Setup of run A:
Design LASER, start of the top module:
module LASER (
    input CLK,
    input RST,
    input [3:0] X,
    input [3:0] Y,
    output reg [3:0] C1X,
    output reg [3:0] C1Y,
    output reg [3:0] C2X,
    output reg [3:0] C2Y,
    output reg DONE
);
    localparam S_IDLE           = 4'd0;
    localparam S_READ           = 4'd1;
    localparam S_INIT_C1        = 4'd2;
    localparam S_CALC_C1        = 4'd3;
    localparam S_UPDATE_C1      = 4'd4;
    localparam S_INIT_C2        = 4'd5;
    localparam S_CALC_C2        = 4'd6;
    localparam S_UPDATE_C2      = 4'd7;
    localparam S_CHECK_CONV     = 4'd8;
    localparam S_DONE           = 4'd9;
    localparam S_WAIT           = 4'd10;
    reg [3:0] state;
    reg [5:0] pixel_count;
    reg [3:0] X_MEM [0:39];
    reg [3:0] Y_MEM [0:39];
    reg [5:0] mark_data;        
    reg [3:0] index_X, index_Y; 
    reg [5:0] current_hit_count;
    reg [5:0] best_hit_count;
    reg [3:0] best_c1x, best_c1y;
    reg [3:0] best_c2x, best_c2y;
    reg [3:0] old_c1x, old_c1y, old_c2x, old_c2y;
    reg p0_scan, p1_scan, p2_scan, p3_scan;    
    reg p0_fix,  p1_fix,  p2_fix,  p3_fix;     
    reg hit0, hit1, hit2, hit3;                
    reg [3:0] fixed_cx, fixed_cy;
    always @(posedge CLK or posedge RST) begin
        if (RST) begin
            state <= S_IDLE;
            pixel_count <= 0;
            DONE <= 0;
            C1X <= 0; C1Y <= 0; C2X <= 0; C2Y <= 0;
            mark_data <= 0;
            index_X <= 0; index_Y <= 0;
            current_hit_count <= 0; best_hit_count <= 0;
            best_c1x <= 0; best_c1y <= 0; best_c2x <= 0; best_c2y <= 0;
        end
        else begin
            case(state)
                S_IDLE: begin
                    DONE <= 0;
                    state <= S_READ;
                    best_c1x <= 0; best_c1y <= 0; best_c2x <= 0; best_c2y <= 0;
                    X_MEM[pixel_count] <= X;
                    Y_MEM[pixel_count] <= Y;
                    pixel_count <= pixel_count + 1;
                end
                S_READ: begin
                    X_MEM[pixel_count] <= X;
                    Y_MEM[pixel_count] <= Y;
                    if (pixel_count >= 39) begin
                        pixel_count <= 0;
                        state <= S_INIT_C1; 
  ...
Size: ~1,800 cells after synthesis, ~410 flip-flops.
Settings: LEC_CHECK=0, CAP_MARGIN=20, CELL_PAD_IN_SITES_GLOBAL_PLACEMENT=1, CORE_MARGIN=2, CORE_UTILIZATION=40, CTS_CLUSTER_DIAMETER=239, MIN_ROUTING_LAYER=met2, PLACE_DENSITY_LB_ADDON=0.18, SETUP_SLACK_MARGIN=-0.14, SLEW_MARGIN=20; clock period 5.52 ns.
run.sh (not shown) runs the stock make flow with config.mk's settings and CLKGATE_MAP_FILE=.
The final report for run A shows a completed flow and a layout that fails verification, specifically setup timing.
### run A -> run B
# run A
export LEC_CHECK = 0
export CAP_MARGIN = 20
export CELL_PAD_IN_SITES_GLOBAL_PLACEMENT = 1
export CORE_MARGIN = 2
export CORE_UTILIZATION = 40
export CTS_CLUSTER_DIAMETER = 239
export MIN_ROUTING_LAYER = met2
export PLACE_DENSITY_LB_ADDON = 0.18
export SETUP_SLACK_MARGIN = -0.14
export SLEW_MARGIN = 20
create_clock -name core_clock -period 5.52 [get_ports {CLK}]
# run B
export LEC_CHECK = 0
export ABC_AREA = 1
export CAP_MARGIN = 20
export CORE_MARGIN = 2
export CORE_UTILIZATION = 68
export SLEW_MARGIN = 20
create_clock -name core_clock -period 5.39 [get_ports {CLK}]
- | run B | all stages done | FAIL | setup timing |
- [run B vs run A] clock insertion delay at the later pin of the skew report: lower in run B
- Run A → run B: sequential fraction of total cell area rose 0.71 points; combinational share of power about even; post-synthesis cell count rose 531; clock-buffer cell count rose 4.0%.
- Run B reports its launching instance or port of the critical path as mark_data[2]$_DFFE_PP0P_ while run A reports mark_data[3]$_DFFE_PP0P_.
- Taking run A as the reference, in run B chip height went down; routed wire length saw little to no change; sequential power went up about 2%; total power saw a decrease; final layout net count picked up an extra 19%.
- Top routing layer in use: met4 -> run B, met5 -> run A
- Where cell area after layout is concerned, run A is outperformed by run B.
The inputs of run C differ from those of run B as listed below.
# run B
export LEC_CHECK = 0
export ABC_AREA = 1
export CAP_MARGIN = 20
export CORE_MARGIN = 2
export CORE_UTILIZATION = 68
export SLEW_MARGIN = 20
create_clock -name core_clock -period 5.39 [get_ports {CLK}]
# run C
export LEC_CHECK = 0
export ABC_AREA = 1
export CAP_MARGIN = 20
export CORE_MARGIN = 2
export CORE_UTILIZATION = 72
export SLEW_MARGIN = 20
create_clock -name core_clock -period 6.96 [get_ports {CLK}]
==> comparison <==
- Of run B and run C, only run B fails to finish with a clean layout.
- Ran to the end and failed final checks on setup timing: run B.
- The lower die outline width of run B and run C is in run C.
- Taking run B as the reference point, the met3 track demand over resource in global routing of run C falls by 1.3 points.
- Re yosys stat cell total: no difference whatsoever between run B and run C.
- Of run C and run B, it is run C that has the lower placed cell area.
- Compared with run B, run C shows a lower total wirelength of the detailed-routed design.
- In run C, design area is lower than in run B.
- In run C, tally of clock buffers in the finished layout is higher than in run B.
Modified inputs, run D compared to run C
# run C
export LEC_CHECK = 0
export ABC_AREA = 1
export CAP_MARGIN = 20
export CORE_MARGIN = 2
export CORE_UTILIZATION = 72
export SLEW_MARGIN = 20
create_clock -name core_clock -period 6.96 [get_ports {CLK}]
# run D
export LEC_CHECK = 0
export CAP_MARGIN = 20
export CORE_MARGIN = 2
export CORE_UTILIZATION = 40
export SLEW_MARGIN = 20
create_clock -name core_clock -period 6.47 [get_ports {CLK}]
Results
- Power share of the combinational group across run C and run D: no real change.
- Run D vs run C: number of gates resized after CTS up
- Run C → run D: total number of multi-input combinational cells saw a decrease; average detailed-routed wire length per instance saw an increase; worst setup slack saw a decrease; die area saw an increase; final critical-path share of the clock period saw an increase.
- Taking run C as the reference point, the shortest clock period the worst path allows after layout of run D falls by 0.17 ns.
- Going from run C to run D, the distinct cell type count of the synthesized netlist was found to have gone up by 23.
For run E, these inputs were changed with respect to run D:
# run D
export LEC_CHECK = 0
export CAP_MARGIN = 20
export CORE_MARGIN = 2
export CORE_UTILIZATION = 40
export SLEW_MARGIN = 20
create_clock -name core_clock -period 6.47 [get_ports {CLK}]
# run E
export LEC_CHECK = 0
export CAP_MARGIN = 20
export CORE_MARGIN = 2
export CORE_UTILIZATION = 29
export SLEW_MARGIN = 20
create_clock -name core_clock -period 6.47 [get_ports {CLK}]
==> results <==
- Run E ended with every stage complete and zero timing, DRC or antenna violations.
- Run E against run D: cell area comparable; worst hold-check slack now smaller; areal power density over the cells now smaller.
- The sequential fraction of the synthesis area of run E and that of run D are within noise of each other.
- Comparing the two runs side by side, run E comes out behind run D on post-placement setup slack.

---

## v58
The RTL this note starts from:
==> flow/design.v <==
module LASER (
    input CLK,
    input RST,
    input [3:0] X,
    input [3:0] Y,
    output reg [3:0] C1X,
    output reg [3:0] C1Y,
    output reg [3:0] C2X,
    output reg [3:0] C2Y,
    output reg DONE
);
    localparam S_IDLE           = 4'd0;
    localparam S_READ           = 4'd1;
    localparam S_INIT_C1        = 4'd2;
    localparam S_CALC_C1        = 4'd3;
    localparam S_UPDATE_C1      = 4'd4;
    localparam S_INIT_C2        = 4'd5;
    localparam S_CALC_C2        = 4'd6;
    localparam S_UPDATE_C2      = 4'd7;
    localparam S_CHECK_CONV     = 4'd8;
    localparam S_DONE           = 4'd9;
    localparam S_WAIT           = 4'd10;
    reg [3:0] state;
    reg [5:0] pixel_count;
    reg [3:0] X_MEM [0:39];
    reg [3:0] Y_MEM [0:39];
    reg [5:0] mark_data;        
    reg [3:0] index_X, index_Y; 
    reg [5:0] current_hit_count;
    reg [5:0] best_hit_count;
    reg [3:0] best_c1x, best_c1y;
    reg [3:0] best_c2x, best_c2y;
    reg [3:0] old_c1x, old_c1y, old_c2x, old_c2y;
    reg p0_scan, p1_scan, p2_scan, p3_scan;    
    reg p0_fix,  p1_fix,  p2_fix,  p3_fix;     
    reg hit0, hit1, hit2, hit3;                
    reg [3:0] fixed_cx, fixed_cy;
    always @(posedge CLK or posedge RST) begin
        if (RST) begin
            state <= S_IDLE;
            pixel_count <= 0;
            DONE <= 0;
            C1X <= 0; C1Y <= 0; C2X <= 0; C2Y <= 0;
            mark_data <= 0;
            index_X <= 0; index_Y <= 0;
            current_hit_count <= 0; best_hit_count <= 0;
            best_c1x <= 0; best_c1y <= 0; best_c2x <= 0; best_c2y <= 0;
        end
        else begin
            case(state)
                S_IDLE: begin
                    DONE <= 0;
                    state <= S_READ;
                    best_c1x <= 0; best_c1y <= 0; best_c2x <= 0; best_c2y <= 0;
                    X_MEM[pixel_count] <= X;
                    Y_MEM[pixel_count] <= Y;
                    pixel_count <= pixel_count + 1;
                end
                S_READ: begin
                    X_MEM[pixel_count] <= X;
                    Y_MEM[pixel_count] <= Y;
                    if (pixel_count >= 39) begin
                        pixel_count <= 0;
                        state <= S_INIT_C1; 
                    end
                    else begin
                        pixel_count <= pixel_count + 1;
                    end
                end
                S_INIT_C1: begin
                    index_X <= 0;
                    index_Y <= 0;
                    best_hit_count <= 0; 
                    old_c1x <= best_c1x; old_c1y <= best_c1y;
                    old_c2x <= best_c2x; old_c2y <= best_c2y;
                    state <= S_CALC_C1;
                    mark_data <= 0;
                    current_hit_count <= 0;
                end
                S_CALC_C1: begin
                    current_hit_count <= current_hit_count + hit0 + hit1 + hit2 + hit3;
                    if (mark_data == 36) begin
                        state <= S_UPDATE_C1;
                        mark_data <= 0;
                    end
                    else begin
                        mark_data <= mark_data + 4;
                    end
                end
                S_UPDATE_C1: begin
                    if (current_hit_count >= best_hit_count) begin
                        best_hit_count <= current_hit_count;
                        best_c1x <= index_X;
                        best_c1y <= index_Y;
                    end
                    current_hit_count <= 0;
                    if (index_X == 15 && index_Y == 15) begin
                        state <= S_INIT_C2;
                    end
                    else begin
                        if (index_X == 15) begin
                            index_X <= 0;
                            index_Y <= index_Y + 1;
                        end else begin
                            index_X <= index_X + 1;
                        end
                        state <= S_CALC_C1; 
                    end
                end
                S_INIT_C2: begin
                    index_X <= 0;
                    index_Y <= 0;
                    best_hit_count <= 0; 
                    state <= S_CALC_C2;
                    mark_data <= 0;
                    current_hit_count <= 0;
                end
                S_CALC_C2: begin
                    current_hit_count <= current_hit_count + hit0 + hit1 + hit2 + hit3;
                    if (mark_data == 36) begin
                        state <= S_UPDATE_C2;
                        mark_data <= 0;
                    end
                    else begin
                        mark_data <= mark_data + 4;
                    end
                end
                S_UPDATE_C2: begin
                    if (current_hit_count >= best_hit_count) begin
                        best_hit_count <= current_hit_count;
                        best_c2x <= index_X;
                        best_c2y <= index_Y;
                    end
                    current_hit_count <= 0;
                    if (index_X == 15 && index_Y == 15) begin
                        state <= S_CHECK_CONV; 
                    end
                    else begin
                        if (index_X == 15) begin
                            index_X <= 0;
                            index_Y <= index_Y + 1;
                        end else begin
                            index_X <= index_X + 1;
                        end
                        state <= S_CALC_C2;
                    end
                end
                S_CHECK_CONV: begin
                    if (old_c1x == best_c1x && old_c1y == best_c1y && 
                        old_c2x == best_c2x && old_c2y == best_c2y) begin
                        state <= S_DONE;
                    end
                    else begin
                        state <= S_INIT_C1;
                    end
                end
                S_DONE: begin
                    C1X <= best_c1x; C1Y <= best_c1y;
                    C2X <= best_c2x; C2Y <= best_c2y;
                    DONE <= 1;
                    state <= S_WAIT;
                end
                S_WAIT: begin
                    DONE <= 0;
                    state <= S_IDLE;
                end
                default: state <= S_IDLE;
            endcase
        end
    end
    function check_hit;
        input [3:0] tx, ty, cx, cy;
        reg [3:0] abs_dx, abs_dy;
        begin
            abs_dx = (tx >= cx) ? (tx - cx) : (cx - tx);
            abs_dy = (ty >= cy) ? (ty - cy) : (cy - ty);
            if ( (abs_dx + abs_dy <= 4) || (abs_dx == 2 && abs_dy == 3) || (abs_dx == 3 && abs_dy == 2) )
                check_hit = 1'b1;
            else
                check_hit = 1'b0;
        end
    endfunction
    always @(*) begin
        if (state == S_CALC_C1) begin
            fixed_cx = best_c2x;
            fixed_cy = best_c2y;
        end
        else begin 
            fixed_cx = best_c1x;
            fixed_cy = best_c1y;
        end
    end
    always @(*) begin
        p0_scan = check_hit(X_MEM[mark_data],   Y_MEM[mark_data],   index_X, index_Y);
        p1_scan = check_hit(X_MEM[mark_data+1], Y_MEM[mark_data+1], index_X, index_Y);
        p2_scan = check_hit(X_MEM[mark_data+2], Y_MEM[mark_data+2], index_X, index_Y);
        p3_scan = check_hit(X_MEM[mark_data+3], Y_MEM[mark_data+3], index_X, index_Y);
        p0_fix = check_hit(X_MEM[mark_data],   Y_MEM[mark_data],   fixed_cx, fixed_cy);
        p1_fix = check_hit(X_MEM[mark_data+1], Y_MEM[mark_data+1], fixed_cx, fixed_cy);
        p2_fix = check_hit(X_MEM[mark_data+2], Y_MEM[mark_data+2], fixed_cx, fixed_cy);
        p3_fix = check_hit(X_MEM[mark_data+3], Y_MEM[mark_data+3], fixed_cx, fixed_cy);
        hit0 = p0_scan || p0_fix;
        hit1 = p1_scan || p1_fix;
        hit2 = p2_scan || p2_fix;
        hit3 = p3_scan || p3_fix;
    end
endmodule
export LEC_CHECK = 0
export ABC_AREA = 1
export CAP_MARGIN = 20
export CORE_ASPECT_RATIO = 0.5
export CORE_MARGIN = 2
export CORE_UTILIZATION = 72
export CTS_CLUSTER_DIAMETER = 397
export CTS_CLUSTER_SIZE = 100
export PLACE_DENSITY = 0.38
export SLEW_MARGIN = 20
create_clock -name core_clock -period 3.59 [get_ports {CLK}]
Flow for v58 halted at global routing, error code DPL-0033.
Inputs modified between v58 and v18:
Settings: removing CTS_CLUSTER_SIZE (formerly 100); removing ABC_AREA (formerly 1); removing CORE_ASPECT_RATIO (formerly 0.5); removing PLACE_DENSITY (formerly 0.38); removing CTS_CLUSTER_DIAMETER (formerly 397); changing CORE_UTILIZATION from 72 to 58; changing the clock period (ns, I/O delays scaled along) from 3.59 to 3.33.
[summary]
- Each of v18 and v58 falls short of a clean finish.
- v58 did not finish; a tool error ended it in global routing.
- Delta(die height, v18 - v58) > 0
- Post-synthesis cell type count went up by more than a quarter going from v58 to v18.
- v58 → v18: number of setup buffers added after CTS saw a decrease, post-synthesis share of cell area spent on and, or, nand and nor gates now sits lower, yosys synthesis chip area lower.
The following lists how v9 was set up differently from v18:
Settings: a change of CORE_UTILIZATION from 58 to 68; an added CTS_CLUSTER_SIZE of 98; an added ABC_AREA of 1; a change of the clock period (ns, I/O delays scaled along) from 3.33 to 7.38.
==> comparison <==
v9: PASS, flow complete, no timing, DRC or antenna violations
Summary — smallest setup slack after layout, v9 relative to v18: higher, by 3.33 ns.
Relative to v18, wire length decreased by 7.4% in v9.
In the reports for v9 and v18, the larger clock-buffer cell count belongs to v18.
Going from v18 to v9, the synthesized area was found to have gone up by about 3.3%.
Summary of the comparison: part of the cycle the worst path needs is lower in v9, relative to v18.
Inputs modified between v9 and v37:
Settings: ABC_AREA removed (was 1); GPL_TIMING_DRIVEN newly set to 0; CORE_UTILIZATION changed from 68 to 28; SETUP_SLACK_MARGIN newly set to 1.83; CTS_CLUSTER_DIAMETER newly set to 277; MIN_ROUTING_LAYER newly set to met1; GPL_ROUTABILITY_DRIVEN newly set to 0; CTS_CLUSTER_SIZE removed (was 98); PLACE_DENSITY_LB_ADDON newly set to 0.13.
Results
Diff v37 and v9: global-route usage higher in v9
Looking at placeable core area, v37 sits about 140% higher than v9 does.
Lower global-route met3 utilization was reported by v37, not v9.
Summary: with v9 as the reference, total wirelength of the detailed-routed design in v37 moved up by more than 10%.
Proportion of cell area occupied by multi-input gates ended up 0.73 points higher on v37 than on v9.
In v37, the first-iteration DRC count came out 693 below the value in v9.
Compared with v9, v37 shows height of the die that has gone up by more than half.
Cmp v37 and v9 / average cell area after synthesis / lower: v9
v37 vs v9 — wire length of the first global-routing pass rose about 15%.
v9 ended up with simple AND/OR/NAND/NOR gates as its main kind of combinational logic by area; v37 ended up with AND-OR/OR-AND gates.
| instance tally after logic synthesis | v37 vs v9 | about 23% lower |
Power is estimated from default activity; no workload was simulated.
